## run 1
==> flow/design.v <==
module counter_1000(clk,rst,clkout,statechange);
input clk,rst;
output clkout;
output [1:0] statechange;
reg clkout;
reg [9:0] flag1;
reg [1:0] statechange;
always @(posedge clk) 
begin   
    if(rst)
        begin
            flag1<=0;
            clkout<=1'b1;
        end
	else if(flag1<500) 
		begin
			flag1<=flag1+1;
			clkout<=1'b1;
		end 
	else if(flag1<1000)
		begin
			flag1<=flag1+1;
			clkout<=1'b0;
        end
    else if(flag1==1000)
        begin
            flag1<=0;
            clkout<=1'b1;
		end
end
always @(posedge clk)
begin 
    if(rst)
        statechange <= 0;
    else if(flag1==1000)
    begin
        if(statechange<3)
            statechange <= statechange + 1;
        else
            statechange <= 0;
    end
end
endmodule
module TrigSignal(clk_1m,rst,trig);
input clk_1m,rst;
output trig;
reg trig;
reg [16:0]flag1;
always @(posedge clk_1m) 
begin   
    if(rst)
        begin
            flag1<=0;
            trig<=1'b0;
        end
	else if(flag1<15) 
		begin
			flag1<=flag1+1;
			trig<=1'b1;
		end 
	else if(flag1<100000)
		begin
			flag1<=flag1+1;
			trig<=1'b0;
        end
    else if(flag1==100000)
        begin
            flag1<=0;
            trig<=1'b0;
		end
end
endmodule 
module PosCounter(clk_1m,rst,echo,dis_count);
input clk_1m,rst,echo;
output [19:0] dis_count;
reg [19:0] dis_count;
reg [19:0] count;
reg [19:0] countfinal;
always@(posedge clk_1m)
begin 
    if(rst)
    begin
        dis_count <= 0;
        count <= 0;
        countfinal <= 0;
    end
    else if(echo == 1'b1)
    begin
        count <= count+1;
        countfinal <= count;
    end
    else 
    begin
        dis_count <= countfinal *120 >> 6;
        count <= 0;
    end
end 
endmodule  
module Showdigit(in,LED_activating_counter,out1,out2);
input [19:0] in;
input [1:0] LED_activating_counter;
output reg [6:0] out1;
output reg [3:0] out2;
reg [3:0] outnumber;
always @(*)
begin
    case(LED_activating_counter)
    2'b00: 
    begin
        out2 = 4'b0111; 
        outnumber = (in / 10000)%10; 
    end
    2'b01: 
    begin
        out2 = 4'b1011; 
        outnumber = (in / 1000)%10; 
    end
    2'b10: 
    begin
        out2 = 4'b1101; 
        outnumber = ((in / 100)%10); 
    end
    2'b11: 
    begin
        out2 = 4'b1110; 
        outnumber = ((in / 10)%10); 
    end
    default: begin out2 = 4'b1111; outnumber = 4'b0000; end
    endcase
end
always@(*)
begin
    case(outnumber)
    4'b0000: out1 = 7'b0000001;  
    4'b0001: out1 = 7'b1001111;  
    4'b0010: out1 = 7'b0010010;  
    4'b0011: out1 = 7'b0000110;  
    4'b0100: out1 = 7'b1001100;  
    4'b0101: out1 = 7'b0100100;  
    4'b0110: out1 = 7'b0100000;  
    4'b0111: out1 = 7'b0001111;  
    4'b1000: out1 = 7'b0000000;  
    4'b1001: out1 = 7'b0000100;  
    default: out1 = 7'b0000001;  
    endcase
end
endmodule  
module Top(clk, rst, Trig, Echo, distance, sel);
input clk, rst, Echo;
output Trig;
output [6:0] distance;
output [3:0] sel;
wire [19:0] dis;
wire [1:0] state;
wire clk_1k;
counter_1000 u3(.clk(clk), .rst(rst), .clkout(clk_1k), .statechange(state));
TrigSignal u1(.clk_1m(clk), .rst(rst), .trig(Trig));
PosCounter u2(.clk_1m(clk), .rst(rst), .echo(Echo), .dis_count(dis));
Showdigit u4(.in(dis),.LED_activating_counter(state),.out1(distance[6:0]),.out2(sel[3:0]));
endmodule  
clock: 293.0 ns
lec_check: 0
cap_margin: 20
core_margin: 2
core_utilization: 40
place_density: 0.6
slew_margin: 20
run.sh (not shown) runs the stock make flow with config.mk's settings and CLKGATE_MAP_FILE=.
Run 1: no failed stages, no open violations at the end
### run 1 -> run 2
Settings: putting CTS_CLUSTER_DIAMETER at 87 where nothing was set; swapping 40 for 69 in CORE_UTILIZATION; swapping 20 for 0 in CAP_MARGIN; swapping 293.0 for 903.0 in the clock period (ns, I/O delays scaled along).
### Flow results
Run 2 ended with less cell area than run 1. Relative to run 1, the cell count measured on run 2 has decreased by a little under 10%. From run 1 to run 2 the numbers moved as follows: combinational share of cell area grew by 1.7 points, total detailed-routing wirelength grew by 2.3%, met1 track utilization from global routing grew by 15 points.

* * *

// Top: RTL as listed in full above, without the edits since
clock: 1000.0 ns
lec_check: 0
cap_margin: 20
core_aspect_ratio: 1.74
core_margin: 9
core_utilization: 40
cts_cluster_diameter: 382
cts_cluster_size: 98
slew_margin: 20
Then changed:
==> flow/config.mk (replaced) <==
export PLATFORM = sky130hd
export DESIGN_NAME = Top
export DESIGN_NICKNAME = Top
export VERILOG_FILES = /design/flow/design.v
export SDC_FILE = /design/flow/constraint.sdc
export NUM_CORES = 4
export LEC_CHECK = 0
export ABC_AREA = 1
export CAP_MARGIN = 20
export CORE_MARGIN = 2
export CORE_UTILIZATION = 72
export CTS_CLUSTER_SIZE = 13
export PLACE_DENSITY_LB_ADDON = 0.23
export SLEW_MARGIN = 20
==> flow/constraint.sdc (replaced) <==
create_clock -name core_clock -period 163.0 [get_ports {clk}]
set_input_delay 32.6000 -clock core_clock [delete_from_list [all_inputs] [get_ports {clk}]]
set_output_delay 32.6000 -clock core_clock [all_outputs]
set_load 0.01 [all_outputs]
What happened: Cell area rises by roughly a tenth. Critical path depth rises by 74. Cell count rises by about a fifth. Register-to-register slack got worse by 840 ns. Wire length falls by roughly a tenth.
Then changed:
--- a/flow/config.mk
+++ b/flow/config.mk
@@ -8,7 +8,9 @@
 export ABC_AREA = 1
-export CAP_MARGIN = 20
+export CAP_MARGIN = 35
 export CORE_MARGIN = 2
 export CORE_UTILIZATION = 72
+export CTS_CLUSTER_DIAMETER = 322
 export CTS_CLUSTER_SIZE = 13
-export PLACE_DENSITY_LB_ADDON = 0.23
-export SLEW_MARGIN = 20
+export HOLD_SLACK_MARGIN = 0.29
+export PLACE_DENSITY_LB_ADDON = 0.24
+export SLEW_MARGIN = 5
Outcome:
- first-iteration DRC count goes down by 8.2%
- sequential share of layout area hardly moves
- synthesized cell count stays the same
- synthesized area is unchanged
- non-clock buffer count increases by 1
- worst hold slack stays flat
- via count stays flat
Then changed:
==> flow/config.mk (replaced) <==
export PLATFORM = sky130hd
export DESIGN_NAME = Top
export DESIGN_NICKNAME = Top
export VERILOG_FILES = /design/flow/design.v
export SDC_FILE = /design/flow/constraint.sdc
export NUM_CORES = 4
export LEC_CHECK = 0
export ABC_AREA = 1
export CAP_MARGIN = 40
export CORE_MARGIN = 2
export CORE_UTILIZATION = 72
export CTS_CLUSTER_SIZE = 13
export PLACE_DENSITY_LB_ADDON = 0.28
export SLEW_MARGIN = 20
=> Cell area is about the same; wire length came out higher by 1.9%; non-clock buffer count came out higher by 2; die area stays the same; via count came out higher by 0.86%; area after synthesis stays the same; clock-buffer cell count came out higher by 1.
